// path_math
module path_math
    (input [11:0] location,  
     input [11:0] target,  
     input [4:0] current_orientation,  
     input clock,
     input enable,
     input reset,
     output reg done,
	  output reg [4:0] needed_orientation,  
     output reg [11:0] move_command);
clock: 8.71 ns
lec_check: 0
cap_margin: 20
core_margin: 2
core_utilization: 61
cts_cluster_size: 47
setup_slack_margin: -0.86
slew_margin: 20
run.sh (not shown) runs the stock make flow with config.mk's settings and CLKGATE_MAP_FILE=.
The first run completed and failed the layout checks on setup timing.
==> next run, changes <==
CORE_UTILIZATION = 40   (was 61)
CTS_CLUSTER_SIZE = 16   (was 47)
GPL_TIMING_DRIVEN = 0   (was unset)
HOLD_SLACK_MARGIN = 0.06   (was unset)
SETUP_SLACK_MARGIN = unset   (was -0.86)
clock period = 12.0 ns   (was 8.71 ns; I/O delays follow)
What happened:
- With this change the flow ran to the end with no violations
- worst hold slack improves by 5.9 ps
- worst setup slack improves by 980 ps
- first-iteration DRC count shrinks by 4.3%
- register-to-register slack improves by 3200 ps
==> next run, changes <==
CORE_UTILIZATION = 72   (was 40)
CTS_CLUSTER_SIZE = 32   (was 16)
GPL_TIMING_DRIVEN = unset   (was 0)
HOLD_SLACK_MARGIN = unset   (was 0.06)
clock period = 7.75 ns   (was 12.0 ns; I/O delays follow)
The changed run completed, yet does not pass: setup timing.
Utilization climbs by 43 points.
Clock skew came out lower by 4.0 ps.
Synthesized cell count stays the same.
Setup slack loses 1400 ps.
Die size fell by well over a third.
Non-clock buffer count is higher by 420.

---

Setup of job 2761:
path_math again, from the RTL that the note above started with.
make LEC_CHECK=0 ABC_AREA=1 CAP_MARGIN=20 CELL_PAD_IN_SITES_DETAIL_PLACEMENT=1 CORE_ASPECT_RATIO=1.07 CORE_MARGIN=2 CORE_UTILIZATION=30 CTS_CLUSTER_DIAMETER=328 GPL_ROUTABILITY_DRIVEN=0 GPL_TIMING_DRIVEN=1 MAX_ROUTING_LAYER=met4 PLACE_DENSITY_LB_ADDON=0.09 SETUP_SLACK_MARGIN=-0.43 SLEW_MARGIN=35 TNS_END_PERCENT=15 finish   # period 10.1 ns
## Diff of input files: job 4554 against job 2761
- PLACE_DENSITY_LB_ADDON now 0.19, was 0.09
- CORE_UTILIZATION now 16, was 30
- CELL_PAD_IN_SITES_DETAIL_PLACEMENT now 0, was 1
- SETUP_SLACK_MARGIN now -0.87, was -0.43
- CELL_PAD_IN_SITES_GLOBAL_PLACEMENT now 1, previously not set
- SLEW_MARGIN now 15, was 35
Findings:
Job 2761 ended up with sky130_fd_sc_hd__fa_1 as its cell type of the slowest stage on the worst timing path; job 4554 ended up with sky130_fd_sc_hd__clkdlybuf4s50_1. On wire length of the first global-routing pass, job 2761 beats job 4554. Summary — total number of vias, job 4554 relative to job 2761: lower, by 2.0%. On delay of the slowest cell on the worst path, job 4554 and job 2761 are neck and neck. Job 4554 against job 2761: largest fanout of any net on the critical path increased by 1 relative to the old numbers, wire length higher. Per the comparison of job 4554 with job 2761, worst setup slack held steady.
### job 4554 -> job 1202
- TNS_END_PERCENT: 15 -> 80
- CORE_UTILIZATION: 16 -> 72
- CTS_CLUSTER_SIZE: unset -> 13
- PLACE_DENSITY_LB_ADDON: 0.19 -> 0.09
- SETUP_SLACK_MARGIN: -0.87 -> -0.43
- SLEW_MARGIN: 15 -> 35
- CELL_PAD_IN_SITES_GLOBAL_PLACEMENT: 1 -> unset
- the clock period (ns, I/O delays scaled along): 10.1 -> 6.98
### Flow results
Job 1202 is listed as incomplete: the tool reported an error in 5_1_grt and the run ended there.
When job 1202 is measured against job 4554, its post-CTS setup repair buffer count turns out 92 higher.
Die extent in y was lower in job 1202 than in job 4554.
Reported for job 1202 and job 4554, number of cells produced by synthesis turned out identical to the last digit.
| maximum clock insertion buffer count | job 4554 vs job 1202 | ≈ equal |
Measured against job 4554, the die area of job 1202 comes out at 0.23 times the reference value.
Measured against each other, job 1202 and job 4554 differ in core area, the lower figure coming from job 1202.
Post-placement cell count went down by more than a quarter going from job 4554 to job 1202.
Post-cts gate resize count was higher in the run labelled job 1202.
On HPWL reported at the end of detailed placement, job 4554 loses to job 1202.

---

## run 1
path_math again, from the RTL that the note above started with.
make LEC_CHECK=0 CAP_MARGIN=10 CORE_MARGIN=2 CORE_UTILIZATION=72 CTS_CLUSTER_SIZE=32 MAX_ROUTING_LAYER=met4 SETUP_SLACK_MARGIN=0.76 SLEW_MARGIN=20 finish   # period 7.75 ns
In run 1 the implementation completed, yet the final layout does not meet the checks, the culprit being setup timing.
> inputs changed (run 1 -> run 2)
Settings: CTS_CLUSTER_SIZE no longer set, was 32; SETUP_SLACK_MARGIN now 2.18, was 0.76; MAX_ROUTING_LAYER no longer set, was met4; CAP_MARGIN now 20, was 10; CORE_UTILIZATION now 58, was 72; the clock period (ns, I/O delays scaled along) now 8.71, was 7.75.
Run 2 finished all stages; layout check result: FAIL, due to setup timing.
When run 2 is measured against run 1, its wire length turns out about 15% lower.
Setup slack is higher on run 2
Run 2: via count of the routed design is about 9% lower than what run 1 reported.
First-pass GRT wire length (run 1 / run 2): 1.06
Run 2 vs. run 1: count of non-CTS inverters in the layout level; worst slack at placement moved up.
### run 2 -> run 3
Settings: CORE_UTILIZATION changed from 58 to 40; SETUP_SLACK_MARGIN removed (was 2.18); the clock period (ns, I/O delays scaled along) changed from 8.71 to 11.0.
==> results <==
| final setup TNS | run 3 vs run 2 | 0.23 ns higher |. Run 3 did not stop at any stage, and its layout met the timing, design-rule and antenna checks. Run 3 ends up with lower count of buffers not belonging to the clock network in the layout than run 2 does.
diff inputs: run 3 => run 4
Settings: swapping 40 for 11 in CORE_UTILIZATION; swapping 11.0 for 12.8 in the clock period (ns, I/O delays scaled along).
==> results <==
- Summary of run 4 over run 3: synthesized area saw little to no change; detailed-router iteration count before antenna repair has decreased.
The inputs of run 5 differ from those of run 4 as listed below.
Settings: changing CORE_UTILIZATION from 11 to 71; changing CAP_MARGIN from 20 to 15; changing the clock period (ns, I/O delays scaled along) from 12.8 to 7.68.
Results
- On total half-perimeter wirelength after legalization and detailed placement, the higher figure sits with run 4, not run 5.
- Against run 4, the final cell area of run 5 is higher.
- Run 5 vs run 4: horizontal die dimension down
- The final report for run 5 shows a completed flow and a layout that fails verification, specifically setup timing.
- Relative to run 4, number of rows created at floorplan has gone down in run 5.
- Clock skew: run 5 vs run 4 — no meaningful difference
- Changes observed in run 5 relative to run 4: register share of the cell area saw little to no change; cell count saw a decrease.
Inputs modified between run 5 and run 6:
Settings: swapping 15 for 20 in CAP_MARGIN; swapping 71 for 65 in CORE_UTILIZATION; putting ABC_AREA at 1 where nothing was set; swapping 7.68 for 8.41 in the clock period (ns, I/O delays scaled along).
--- outcome ---
Run 5 → run 6: flip-flop count held, horizontal die size went up 19 um, clock input transition at the sequential cells of the worst setup and hold paths held, non-clock inverter instance count of the final layout went up 443.
After detailed routing, run 5 needs more wire than run 6.
Global-route wire length before repair grows by a few percent when moving from run 5 to run 6.
Run 6: all stages complete, timing, DRC and antenna checks passed
| average wire per cell in the routed design | run 6 vs run 5 | about 24% lower |
Reported for run 5 and run 6, number of optimization iterations in the first detailed-route pass turned out identical to the last digit.
Run comparison: run 6 uppermost metal layer occupied by signal nets met5; run 5 uppermost metal layer occupied by signal nets met4
Post-synthesis cell count from yosys: run 6 vs run 5 up 28%

---

Starting RTL as in the previous note.
make LEC_CHECK=0 ABC_AREA=1 CAP_MARGIN=20 CELL_PAD_IN_SITES_DETAIL_PLACEMENT=2 CELL_PAD_IN_SITES_GLOBAL_PLACEMENT=3 CORE_ASPECT_RATIO=0.64 CORE_MARGIN=10 CORE_UTILIZATION=46 CTS_CLUSTER_DIAMETER=117 CTS_CLUSTER_SIZE=16 GPL_TIMING_DRIVEN=0 HOLD_SLACK_MARGIN=0.06 MAX_ROUTING_LAYER=met4 SETUP_SLACK_MARGIN=3.22 SLEW_MARGIN=20 TNS_END_PERCENT=30 finish   # period 12.0 ns
The first run failed in 3_3_place_gp with GPL-0301.
Edit:
==> flow/config.mk (replaced) <==
export PLATFORM = sky130hd
export DESIGN_NAME = path_math
export DESIGN_NICKNAME = path_math
export VERILOG_FILES = /design/flow/design.v
export SDC_FILE = /design/flow/constraint.sdc
export NUM_CORES = 4
export LEC_CHECK = 0
export CAP_MARGIN = 20
export CORE_MARGIN = 2
export CORE_UTILIZATION = 72
export MAX_ROUTING_LAYER = met4
export PLACE_DENSITY_LB_ADDON = 0.02
export SETUP_SLACK_MARGIN = 2.74
export SLEW_MARGIN = 20
==> flow/constraint.sdc (replaced) <==
create_clock -name core_clock -period 9.6 [get_ports {clock}]
set_input_delay 1.9200 -clock core_clock [delete_from_list [all_inputs] [get_ports {clock}]]
set_output_delay 1.9200 -clock core_clock [all_outputs]
set_load 0.01 [all_outputs]
Effect:
- The new run ran to the end with violations: capacitance limit, slew limit, setup timing
- die area went down by well over a third
- synthesized cell count goes down by about a fifth
- synthesized area falls by a few percent
Edit:
--- a/flow/config.mk
+++ b/flow/config.mk
@@ -10,5 +10,3 @@
 export CORE_UTILIZATION = 72
 export MAX_ROUTING_LAYER = met4
-export PLACE_DENSITY_LB_ADDON = 0.02
-export SETUP_SLACK_MARGIN = 2.74
 export SLEW_MARGIN = 20
==> flow/constraint.sdc (replaced) <==
create_clock -name core_clock -period 7.36 [get_ports {clock}]
set_input_delay 1.4720 -clock core_clock [delete_from_list [all_inputs] [get_ports {clock}]]
set_output_delay 1.4720 -clock core_clock [all_outputs]
set_load 0.01 [all_outputs]
Outcome: This time the run produced a layout that fails on setup timing; wire length falls by 2.9%; clock-buffer cell count is unchanged; sequential cell count does not change; final cell count rises by 1.9%; via count falls by 0.82%; cell area rises by 1.2%; clock skew barely changes; die area stays the same.
Edit:
--- a/flow/config.mk
+++ b/flow/config.mk
@@ -6,7 +6,8 @@
 export NUM_CORES = 4
 export LEC_CHECK = 0
-export CAP_MARGIN = 20
+export CAP_MARGIN = 10
 export CORE_MARGIN = 2
 export CORE_UTILIZATION = 72
-export MAX_ROUTING_LAYER = met4
+export CTS_CLUSTER_SIZE = 32
+export SETUP_SLACK_MARGIN = -0.68
 export SLEW_MARGIN = 20
==> flow/constraint.sdc (replaced) <==
create_clock -name core_clock -period 7.75 [get_ports {clock}]
set_input_delay 1.5500 -clock core_clock [delete_from_list [all_inputs] [get_ports {clock}]]
set_output_delay 1.5500 -clock core_clock [all_outputs]
set_load 0.01 [all_outputs]
=> The new run completed, yet does not pass: setup timing. Setup slack improves by 0.47 ns. Final cell count falls slightly. Clock-buffer cell count went up by 1. Via count goes down by a few percent.
Edit:
--- a/flow/config.mk
+++ b/flow/config.mk
@@ -6,8 +6,6 @@
 export NUM_CORES = 4
 export LEC_CHECK = 0
-export CAP_MARGIN = 10
+export CAP_MARGIN = 20
 export CORE_MARGIN = 2
-export CORE_UTILIZATION = 72
-export CTS_CLUSTER_SIZE = 32
-export SETUP_SLACK_MARGIN = -0.68
+export CORE_UTILIZATION = 44
 export SLEW_MARGIN = 20
==> flow/constraint.sdc (replaced) <==
create_clock -name core_clock -period 11.0 [get_ports {clock}]
set_input_delay 2.2000 -clock core_clock [delete_from_list [all_inputs] [get_ports {clock}]]
set_output_delay 2.2000 -clock core_clock [all_outputs]
set_load 0.01 [all_outputs]
After rerunning: The changed run completed without violations; cell area fell by 6.9%; synthesized area is unchanged; utilization fell by 37 points; sequential cell count does not change; non-clock buffer count fell by 369; sequential share of layout area rose by 1.1 points.

---

## v38
Starting RTL as in the previous note.
clock: 12.0 ns
lec_check: 0
abc_area: 1
cap_margin: 20
cell_pad_in_sites_detail_placement: 2
cell_pad_in_sites_global_placement: 3
core_aspect_ratio: 0.64
core_margin: 10
core_utilization: 33
cts_cluster_diameter: 117
cts_cluster_size: 16
gpl_timing_driven: 0
hold_slack_margin: 0.06
max_routing_layer: met4
slew_margin: 20
tns_end_percent: 30
v38: all stages complete, timing, DRC and antenna checks passed
## Diff of input files: v47 against v38
# v38
export LEC_CHECK = 0
export ABC_AREA = 1
export CAP_MARGIN = 20
export CELL_PAD_IN_SITES_DETAIL_PLACEMENT = 2
export CELL_PAD_IN_SITES_GLOBAL_PLACEMENT = 3
export CORE_ASPECT_RATIO = 0.64
export CORE_MARGIN = 10
export CORE_UTILIZATION = 33
export CTS_CLUSTER_DIAMETER = 117
export CTS_CLUSTER_SIZE = 16
export GPL_TIMING_DRIVEN = 0
export HOLD_SLACK_MARGIN = 0.06
export MAX_ROUTING_LAYER = met4
export SLEW_MARGIN = 20
export TNS_END_PERCENT = 30
create_clock -name core_clock -period 12.0 [get_ports {clock}]
# v47
export LEC_CHECK = 0
export ABC_AREA = 1
export CAP_MARGIN = 20
export CORE_MARGIN = 9
export CORE_UTILIZATION = 63
export CTS_CLUSTER_SIZE = 16
export GPL_TIMING_DRIVEN = 0
export HOLD_SLACK_MARGIN = 0.06
export SLEW_MARGIN = 20
create_clock -name core_clock -period 12.0 [get_ports {clock}]
Findings:
Normalized max-slew margin delta (v47 − v38): favourable
Taking v47 over v38, the die size ratio works out to 0.54.
Worst setup slack on v47 is ahead of v38.
From v38 to v47 the numbers moved as follows: CTS H-tree depth ~0 delta, clock-pin slew reported for the worst setup and hold paths after clock tree synthesis saw a decrease, critical path depth shows an increase of about 6%.
Compared to v38, v47 has violation count after the first detailed-route iteration about 30% higher.
Largest net degree at the start of global routing: v47 > v38
The run showing the greater cell area is v38.
## Diff of input files: v31 against v47
# v47
export LEC_CHECK = 0
export ABC_AREA = 1
export CAP_MARGIN = 20
export CORE_MARGIN = 9
export CORE_UTILIZATION = 63
export CTS_CLUSTER_SIZE = 16
export GPL_TIMING_DRIVEN = 0
export HOLD_SLACK_MARGIN = 0.06
export SLEW_MARGIN = 20
create_clock -name core_clock -period 12.0 [get_ports {clock}]
# v31
export LEC_CHECK = 0
export CAP_MARGIN = 20
export CORE_MARGIN = 2
export CORE_UTILIZATION = 40
export SLEW_MARGIN = 20
create_clock -name core_clock -period 12.0 [get_ports {clock}]
--- outcome ---
Comparing v31 and v47, number of buffers and inverters on the critical path is lower on v31. Area of the mapped netlist, v31 vs v47: down by a few percent. Against v47, routed wire length in v31 fell by a few percent. The number of placed instances, taps included reported for v31 is smaller than that of v47 by 830. Relative slew slack was lower in v47 than in v31. Compared with v47, in v31 number of vias in the routed layout now smaller, non-clock buffer total of the final layout shows a reduction of 5. NOTE instance tally after logic synthesis v47->v31 decreased by more than 10%. In the tables for v31 and v47, yosys-reported design area after synthesis reads lower with v31.

---

Starting RTL as in the previous note.
Design path_math, start of the top module:
module path_math
    (input [11:0] location,  
     input [11:0] target,  
     input [4:0] current_orientation,  
     input clock,
     input enable,
     input reset,
     output reg done,
	  output reg [4:0] needed_orientation,  
     output reg [11:0] move_command);  
	parameter DEG360 = 5'h18;
	parameter DEG180 = 5'h0C;
	reg [3:0] state;
	parameter IDLE 			 			= 4'h0;
	parameter NEEDED_ORIENTATION_1	= 4'h1;
	parameter ONE_CYCLE_DELAY_1		= 4'h2;
	parameter NEEDED_ORIENTATION_2	= 4'h3;
	parameter ONE_CYCLE_DELAY_2		= 4'h4;
	parameter PTC_AND_ANGLE 			= 4'h5;
	parameter DELTAS						= 4'h6;
	parameter ABS_DELTA_QUAD 			= 4'h7;
   parameter ORIENT_BASE_ANGLE		= 4'h8;
	parameter ABS_DY_DIV_SIN			= 4'h9;
	parameter REPORT			 			= 4'hF;
	reg orientation_helper_enable;
   wire [4:0] orientation_t;
	wire orientation_done;
   orientation_math om (.r_theta_original(location),.r_theta_final(target),.orientation(orientation_t),
                        .enable(orientation_helper_enable),.done(orientation_done),.reset(reset),.clock(clock));
   reg [4:0] angle;
	reg signed [8:0] x_location;
	reg signed [8:0] y_location;
	reg signed [8:0] x_target;
	reg signed [8:0] y_target;
	wire signed [8:0] x_location_t;
	wire signed [8:0] y_location_t;
	wire signed [8:0] x_target_t;
	wire signed [8:0] y_target_t;
	polar_to_cartesian ptc_original (.r_theta(location),.x_value(x_location_t),.y_value(y_location_t));
	polar_to_cartesian ptc_final (.r_theta(target),.x_value(x_target_t),.y_value(y_target_t));
	reg signed [8:0] delta_y;
	reg signed [8:0] delta_x;
  ...
==> flow/config.mk <==
export PLATFORM = sky130hd
export DESIGN_NAME = path_math
export DESIGN_NICKNAME = path_math
export VERILOG_FILES = /design/flow/design.v
export SDC_FILE = /design/flow/constraint.sdc
export NUM_CORES = 4
export LEC_CHECK = 0
export CAP_MARGIN = 15
export CORE_ASPECT_RATIO = 0.9
export CORE_MARGIN = 2
export CORE_UTILIZATION = 72
export CTS_CLUSTER_SIZE = 31
export SETUP_SLACK_MARGIN = -0.74
export SLEW_MARGIN = 40
==> flow/constraint.sdc <==
create_clock -name core_clock -period 7.31 [get_ports {clock}]
set_input_delay 1.4620 -clock core_clock [delete_from_list [all_inputs] [get_ports {clock}]]
set_output_delay 1.4620 -clock core_clock [all_outputs]
set_load 0.01 [all_outputs]
The first run finished but failed the layout checks on negative setup slack.
Change:
Settings changed: CAP_MARGIN 15 to 20, CORE_ASPECT_RATIO 0.9 to default, CORE_UTILIZATION 72 to 66, CTS_CLUSTER_SIZE 31 to default, SETUP_SLACK_MARGIN -0.74 to default, SLEW_MARGIN 40 to 20.
Clock period 7.31 ns to 8.88 ns, I/O delays scaled along.
Result: The changed run finished but fails on negative setup slack; register-to-register slack improved by 1700 ps; clock skew drops by 20 ps; count of clock-buffer cells in the layout drops by 5; area after synthesis is unchanged; worst setup slack improved by 1200 ps; die size climbs by 8.9%; via count drops by 6.3%; flip-flop count is unchanged.
Change:
Settings changed: ABC_AREA from default to 1, CORE_UTILIZATION 66 to 72, CTS_CLUSTER_SIZE from default to 15, SETUP_SLACK_MARGIN from default to -0.81.
Clock period 8.88 ns to 8.22 ns, I/O delays scaled along.
The new run completed, yet does not pass: negative setup slack.
Core utilization rises by 5.6 points.
Final area rises by 5.1%.
Via count rises by 29%.
